// division
module division(input clk, input rst, input start, input [31:0] dividendo, divisor,
                output [31:0] cociente, residuo, output done);
reg [31:0] shift_register;
reg [31:0] pre_divisor;
reg [31:0] cont;
reg idle;                       
reg done_r;                     
reg [15:0] resta, pre_cocido, res, cocido;
always @ (posedge clk) begin
  done_r <= 1'b0;
  if (rst) begin
    idle = 1'b1;
  end else if (idle) begin
    if (start) begin
      cont = 32'b0;
      shift_register = {8'b0, dividendo[15:0]};
      pre_cocido = 16'b0;
      pre_divisor = divisor;
      shift_register = shift_register << 1;
      cont = cont + 1'b1;
      idle = 1'b0;
    end
  end else begin
    if (cont < 5'd17) begin
      if (shift_register[31:16] < pre_divisor[15:0]) begin
        pre_cocido = pre_cocido << 1;
      end else begin
        resta = shift_register[31:16] - pre_divisor[15:0];
        pre_cocido = pre_cocido << 1;
        pre_cocido[0] = 1'b1;
        shift_register[31:16] = resta;
      end
      shift_register = shift_register << 1;
      cont = cont + 1'b1;
    end else begin
      cocido = pre_cocido;
  ...
Settings: LEC_CHECK=0, ABC_AREA=0, CAP_MARGIN=30, CORE_MARGIN=4, CORE_UTILIZATION=26, CTS_CLUSTER_DIAMETER=233, CTS_CLUSTER_SIZE=87, PLACE_DENSITY_LB_ADDON=0.09, SETUP_SLACK_MARGIN=1.4, SLEW_MARGIN=20, TNS_END_PERCENT=10; clock period 4.9 ns.
run.sh (not shown) runs the stock make flow with config.mk's settings and CLKGATE_MAP_FILE=.
The baseline completed with no timing, DRC or antenna violations.
==> next run, changes <==
Settings changed: CORE_MARGIN 4 to 2, CORE_UTILIZATION 26 to 70, CTS_CLUSTER_SIZE 87 to 44, PLACE_DENSITY_LB_ADDON 0.09 to not set, SETUP_SLACK_MARGIN 1.4 to 0.73, TNS_END_PERCENT 10 to not set.
Clock period 4.9 ns to 2.47 ns, I/O delays scaled along.
Effect: Now the flow stopped in clock tree synthesis (4_1_cts), error DPL-0038. Die area went down by well over a third. Synthesized area stays the same. Synthesized cell count does not change.

---

Setup of old:
Starting RTL as in the previous note.
clock: 2.61 ns
lec_check: 0
abc_area: 1
cap_margin: 20
core_margin: 2
core_utilization: 72
cts_cluster_size: 74
place_density: 0.35
setup_slack_margin: 0.64
slew_margin: 20
Status(old) = ERROR, stage = 5_1_grt
What new does differently from old at the input level:
Settings: removing SETUP_SLACK_MARGIN (formerly 0.64); removing CTS_CLUSTER_SIZE (formerly 74); changing PLACE_DENSITY from 0.35 to 0.6; changing the clock period (ns, I/O delays scaled along) from 2.61 to 2.55.
The remaining runs in old and new completed every stage, whereas old halted early. Diff new and old: total of cells resized after clock tree synthesis lower in new. new: placer congestion estimate lower than old. Per the comparison of new with old, placeable core region essentially unchanged; number of standard cells reported by yosys essentially unchanged; count of standard-cell rows essentially unchanged. Re chip area from the yosys synthesis statistics: no difference whatsoever between new and old. Summary of new over old: average size of a mapped cell held, buffers inserted during post-CTS setup optimization went down 17, summed instance area of the synthesized netlist held. Area after detailed placement: new vs old, no meaningful difference. On cell count after placement: new sits above old.

---

division again, from the RTL that the note above started with.
## division
module division(input clk, input rst, input start, input [31:0] dividendo, divisor,
                output [31:0] cociente, residuo, output done);
reg [31:0] shift_register;
reg [31:0] pre_divisor;
reg [31:0] cont;
reg idle;                       
reg done_r;                     
reg [15:0] resta, pre_cocido, res, cocido;
always @ (posedge clk) begin
  done_r <= 1'b0;
  if (rst) begin
    idle = 1'b1;
  end else if (idle) begin
    if (start) begin
      cont = 32'b0;
      shift_register = {8'b0, dividendo[15:0]};
      pre_cocido = 16'b0;
      pre_divisor = divisor;
      shift_register = shift_register << 1;
      cont = cont + 1'b1;
      idle = 1'b0;
    end
  end else begin
    if (cont < 5'd17) begin
      if (shift_register[31:16] < pre_divisor[15:0]) begin
        pre_cocido = pre_cocido << 1;
      end else begin
        resta = shift_register[31:16] - pre_divisor[15:0];
        pre_cocido = pre_cocido << 1;
        pre_cocido[0] = 1'b1;
        shift_register[31:16] = resta;
      end
      shift_register = shift_register << 1;
      cont = cont + 1'b1;
    end else begin
      cocido = pre_cocido;
      res = shift_register[31:16]>>1;
      idle = 1'b1;
      done_r <= 1'b1;
    end
  end
end
assign cociente = {16'b0, cocido};
  ...
clock: 10.0 ns
lec_check: 0
cap_margin: 20
core_margin: 2
core_utilization: 40
cts_cluster_diameter: 281
cts_cluster_size: 98
place_density: 0.6
slew_margin: 20
tns_end_percent: 15
Next try:
--- a/flow/config.mk
+++ b/flow/config.mk
@@ -11,2 +10,0 @@
-export CTS_CLUSTER_DIAMETER = 281
-export CTS_CLUSTER_SIZE = 98
@@ -15 +12,0 @@
-export TNS_END_PERCENT = 15
The new run finished with timing, DRC and antenna clean.
Worst setup slack is unchanged.
Total power is unchanged.
Wire length is unchanged.
Cell area is unchanged.
Via count stays the same.
Hold slack is unchanged.
Utilization is unchanged.
First-iteration DRC count stays the same.
Clock-buffer cell count does not change.
Non-clock buffer count does not change.
Die size is unchanged.
Next try:
--- a/flow/config.mk
+++ b/flow/config.mk
@@ -7,0 +8 @@
+export ABC_AREA = 1
@@ -10 +11 @@
-export CORE_UTILIZATION = 40
+export CORE_UTILIZATION = 68
@@ -11,0 +13 @@
+export SETUP_SLACK_MARGIN = 0.13
==> flow/constraint.sdc (replaced) <==
create_clock -name core_clock -period 2.46 [get_ports {clk}]
set_input_delay 0.4920 -clock core_clock [delete_from_list [all_inputs] [get_ports {clk}]]
set_output_delay 0.4920 -clock core_clock [all_outputs]
set_load 0.01 [all_outputs]
The new run completed without violations.
Via count rose by 47%.
Hold slack gets worse by 8.2 ps.
Design area rose by 12%.
Power rose to 4.2 times its value.
Worst setup slack gets worse by 5400 ps.
Clock skew barely changes.
Wire length rose by 41%.
Next try:
--- a/flow/config.mk
+++ b/flow/config.mk
@@ -8 +7,0 @@
-export ABC_AREA = 1
@@ -11,3 +10,2 @@
-export CORE_UTILIZATION = 68
-export PLACE_DENSITY = 0.6
-export SETUP_SLACK_MARGIN = 0.13
+export CORE_UTILIZATION = 66
+export SETUP_SLACK_MARGIN = -0.19
What happened: With this change the flow produced a layout that fails on setup timing; fmax shrinks by about 10%; global-route usage fell by 4.1 points; worst setup slack is worse by 250 ps; wire length goes down by about 20%; register-to-register slack is worse by 250 ps.
Next try:
--- a/flow/config.mk
+++ b/flow/config.mk
@@ -10 +10,3 @@
-export CORE_UTILIZATION = 66
+export CORE_UTILIZATION = 72
+export CTS_CLUSTER_SIZE = 14
+export PLACE_DENSITY = 0.95
The new run completed and failed the layout checks on setup timing.
Via count is higher by about a fifth.
First-iteration DRC count rises to 3.0 times its value.
Design area came out lower by a few percent.
Clock power hardly moves.
Global-route usage increases by 10 points.
Die size went down by a little under a tenth.
Count of clock-buffer cells in the layout goes down by 2.
Sequential share of layout area grows by 1.3 points.
Sequential power is about the same.
Next try:
--- a/flow/config.mk
+++ b/flow/config.mk
@@ -10,4 +10,3 @@
-export CORE_UTILIZATION = 72
-export CTS_CLUSTER_SIZE = 14
-export PLACE_DENSITY = 0.95
-export SETUP_SLACK_MARGIN = -0.19
+export CORE_UTILIZATION = 66
+export CTS_CLUSTER_SIZE = 41
+export SETUP_SLACK_MARGIN = 0.73
What happened: The new run aborted during 5_1_grt; die area is higher by 8.7%; synthesized cell count is unchanged; synthesized area stays the same.
Power and IR drop assume default switching activity.
